==> flow/design.v (excerpt) <==
module cache (
    input   logic           i_hclk,
    input   logic           i_hnreset,
    input   logic           i_hsel_m,
    input   logic   [31:0]  i_haddr_m,
    input   logic           i_hwrite_m,
    input   logic   [ 2:0]  i_hsize_m,
    input   logic   [ 2:0]  i_hburst_m,
    input   logic   [ 3:0]  i_hprot_m,
    input   logic   [ 1:0]  i_htrans_m,
    input   logic           i_hmastlock_m,
    input   logic           i_hready_m,
    input   logic   [31:0]  i_hwdata_m,
    output  logic           o_hready_m,
    output  logic           o_hresp_m,
    output  logic   [31:0]  o_hrdata_m,
    input   logic           i_nbypass,
    input   logic   [31:0]  i_climit,
    input   logic           i_d_cache_en,
    output  logic           o_hsel_sl,
    output  logic           o_hready_i_sl,
    output  logic   [31:0]  o_haddr_sl,
    output  logic           o_hwrite_sl,
    output  logic   [2:0]   o_hsize_sl,
    output  logic   [1:0]   o_htrans_sl,
    output  logic   [31:0]  o_hwdata_sl,
    input   logic   [31:0]  i_hrdata_sl,
    input   logic           i_hready_o_sl,
    input   logic           i_hresp_sl,
    output  logic           o_mem_en,
    output  logic           o_mem_we,
    output  logic   [7:0]   o_mem_addr,
    output  logic   [31:0]  o_mem_wdata,
    input   logic   [31:0]  i_mem_rdata
    );
    logic           miss_cache;
    logic           calc_sync_rst;
    logic           calc_en;
    logic   [29:0]  calc_addr;
    logic           calc_wr_rdy;
    logic   [7:0]   calc_mem_addr_cache;
    logic   [7:0]   calc_mem_addr_load;
    logic   [31:0]  mem_rdata;
    logic           mem_en;
    logic           mem_we;
    logic   [7:0]   mem_addr;
    cache_ahb_ctrl_mem cache_ahb_ctrl_mem (
        .i_hclk (i_hclk),
        .i_hnreset (i_hnreset),
        .i_hsel (i_hsel_m),
  ...
Size: roughly 3,200 cells after synthesis, roughly 360 flip-flops, roughly 330 I/O pins.
make LEC_CHECK=0 ABC_AREA=1 CAP_MARGIN=20 CORE_MARGIN=2 CORE_UTILIZATION=72 CTS_CLUSTER_SIZE=24 PLACE_DENSITY=0.37 SETUP_SLACK_MARGIN=1.05 SLEW_MARGIN=20 finish   # period 9.51 ns
run.sh (not shown) runs the stock make flow with config.mk's settings and CLKGATE_MAP_FILE=.
The starting point died in 4_1_cts on DPL-0038.
==> next run, changes <==
==> flow/config.mk (replaced) <==
export PLATFORM = sky130hd
export DESIGN_NAME = cache
export DESIGN_NICKNAME = cache
export VERILOG_FILES = /design/flow/design.v
export SDC_FILE = /design/flow/constraint.sdc
export NUM_CORES = 4
export LEC_CHECK = 0
export CAP_MARGIN = 20
export CORE_MARGIN = 2
export CORE_UTILIZATION = 40
export PLACE_DENSITY = 0.6
export SETUP_SLACK_MARGIN = 1.4
export SLEW_MARGIN = 20
==> flow/constraint.sdc (replaced) <==
create_clock -name core_clock -period 11.9 [get_ports {i_hclk}]
set_input_delay 2.3800 -clock core_clock [delete_from_list [all_inputs] [get_ports {i_hclk}]]
set_output_delay 2.3800 -clock core_clock [all_outputs]
set_load 0.01 [all_outputs]
The new run completed without violations; die size is higher by 83%; synthesized cell count fell by 15%; area after synthesis is higher by 3.0%.
==> next run, changes <==
--- a/flow/config.mk
+++ b/flow/config.mk
@@ -8,6 +8,6 @@
 export CAP_MARGIN = 20
 export CORE_MARGIN = 2
-export CORE_UTILIZATION = 40
-export PLACE_DENSITY = 0.6
-export SETUP_SLACK_MARGIN = 1.4
+export CORE_UTILIZATION = 58
+export PLACE_DENSITY = 0.8
 export SLEW_MARGIN = 20
+export TNS_END_PERCENT = 5
==> flow/constraint.sdc (replaced) <==
create_clock -name core_clock -period 6.59 [get_ports {i_hclk}]
set_input_delay 1.3180 -clock core_clock [delete_from_list [all_inputs] [get_ports {i_hclk}]]
set_output_delay 1.3180 -clock core_clock [all_outputs]
set_load 0.01 [all_outputs]
This time the run completed, yet does not pass: setup timing.
Synthesized cell count is unchanged.
Worst setup slack loses 3.9 ns.
Critical path depth increases by 3.
Non-clock buffer count rose by 251.
Register-to-register slack is worse by 5.0 ns.
Area after synthesis stays the same.
==> next run, changes <==
--- a/flow/config.mk
+++ b/flow/config.mk
@@ -8,6 +8,6 @@
 export CAP_MARGIN = 20
 export CORE_MARGIN = 2
-export CORE_UTILIZATION = 58
-export PLACE_DENSITY = 0.8
+export CORE_UTILIZATION = 56
+export GPL_ROUTABILITY_DRIVEN = 1
+export PLACE_DENSITY = 0.51
 export SLEW_MARGIN = 20
-export TNS_END_PERCENT = 5
==> flow/constraint.sdc (replaced) <==
create_clock -name core_clock -period 7.91 [get_ports {i_hclk}]
set_input_delay 1.5820 -clock core_clock [delete_from_list [all_inputs] [get_ports {i_hclk}]]
set_output_delay 1.5820 -clock core_clock [all_outputs]
set_load 0.01 [all_outputs]
Result:
- The new run ran to the end with violations: setup timing
- global-route usage decreases by 1.7 points
- via count decreases by about 2.5%
- setup slack is better by 1.8 ns
- core utilization decreases by 4.4 points
- total power decreases by 17%
- routed wire length decreases by 4.6%
- clock skew decreases by 0.017 ns


Starting RTL as in the previous note.
Settings: LEC_CHECK=0, ABC_AREA=1, CAP_MARGIN=20, CORE_MARGIN=2, CORE_UTILIZATION=63, CTS_CLUSTER_DIAMETER=357, CTS_CLUSTER_SIZE=100, HOLD_SLACK_MARGIN=0.26, PLACE_DENSITY=0.42, SETUP_SLACK_MARGIN=0.7, SLEW_MARGIN=20, TNS_END_PERCENT=20; clock period 5.48 ns.
The baseline ended with an error in 5_1_grt, error GRT-0232.
==> next run, changes <==
--- a/flow/config.mk
+++ b/flow/config.mk
@@ -11,6 +11,3 @@
-export CORE_UTILIZATION = 63
-export CTS_CLUSTER_DIAMETER = 357
-export CTS_CLUSTER_SIZE = 100
-export HOLD_SLACK_MARGIN = 0.26
-export PLACE_DENSITY = 0.42
-export SETUP_SLACK_MARGIN = 0.7
+export CORE_UTILIZATION = 72
+export CTS_CLUSTER_SIZE = 24
+export PLACE_DENSITY = 0.37
@@ -18 +14,0 @@
-export TNS_END_PERCENT = 20
==> flow/constraint.sdc (replaced) <==
create_clock -name core_clock -period 8.97 [get_ports {i_hclk}]
set_input_delay 1.7940 -clock core_clock [delete_from_list [all_inputs] [get_ports {i_hclk}]]
set_output_delay 1.7940 -clock core_clock [all_outputs]
set_load 0.01 [all_outputs]
=>
- Now the flow did not get past 4_1_cts, error DPL-0033
- die size is lower by about 12%
- synthesized cell count is unchanged
- synthesized area stays the same
==> next run, changes <==
--- a/flow/config.mk
+++ b/flow/config.mk
@@ -12,2 +12,3 @@
-export CTS_CLUSTER_SIZE = 24
-export PLACE_DENSITY = 0.37
+export CTS_CLUSTER_DIAMETER = 81
+export CTS_CLUSTER_SIZE = 46
+export PLACE_DENSITY_LB_ADDON = 0.11
==> flow/constraint.sdc (replaced) <==
create_clock -name core_clock -period 8.64 [get_ports {i_hclk}]
set_input_delay 1.7280 -clock core_clock [delete_from_list [all_inputs] [get_ports {i_hclk}]]
set_output_delay 1.7280 -clock core_clock [all_outputs]
set_load 0.01 [all_outputs]
Result: Now the flow failed in 5_1_grt. Synthesized area is unchanged. Die area stays the same. Synthesized cell count stays the same.
==> next run, changes <==
--- a/flow/config.mk
+++ b/flow/config.mk
@@ -8 +7,0 @@
-export ABC_AREA = 1
@@ -11,4 +10,2 @@
-export CORE_UTILIZATION = 72
-export CTS_CLUSTER_DIAMETER = 81
-export CTS_CLUSTER_SIZE = 46
-export PLACE_DENSITY_LB_ADDON = 0.11
+export CORE_UTILIZATION = 20
+export PLACE_DENSITY = 0.6
==> flow/constraint.sdc (replaced) <==
create_clock -name core_clock -period 15.7 [get_ports {i_hclk}]
set_input_delay 3.1400 -clock core_clock [delete_from_list [all_inputs] [get_ports {i_hclk}]]
set_output_delay 3.1400 -clock core_clock [all_outputs]
set_load 0.01 [all_outputs]
Result:
- With this change the flow finished clean
- synthesized area went up by 3.0%
- synthesized cell count went down by 15%
- die size went up to 3.6 times its value
No activity file was given, so power comes from the tool's default toggle rates.
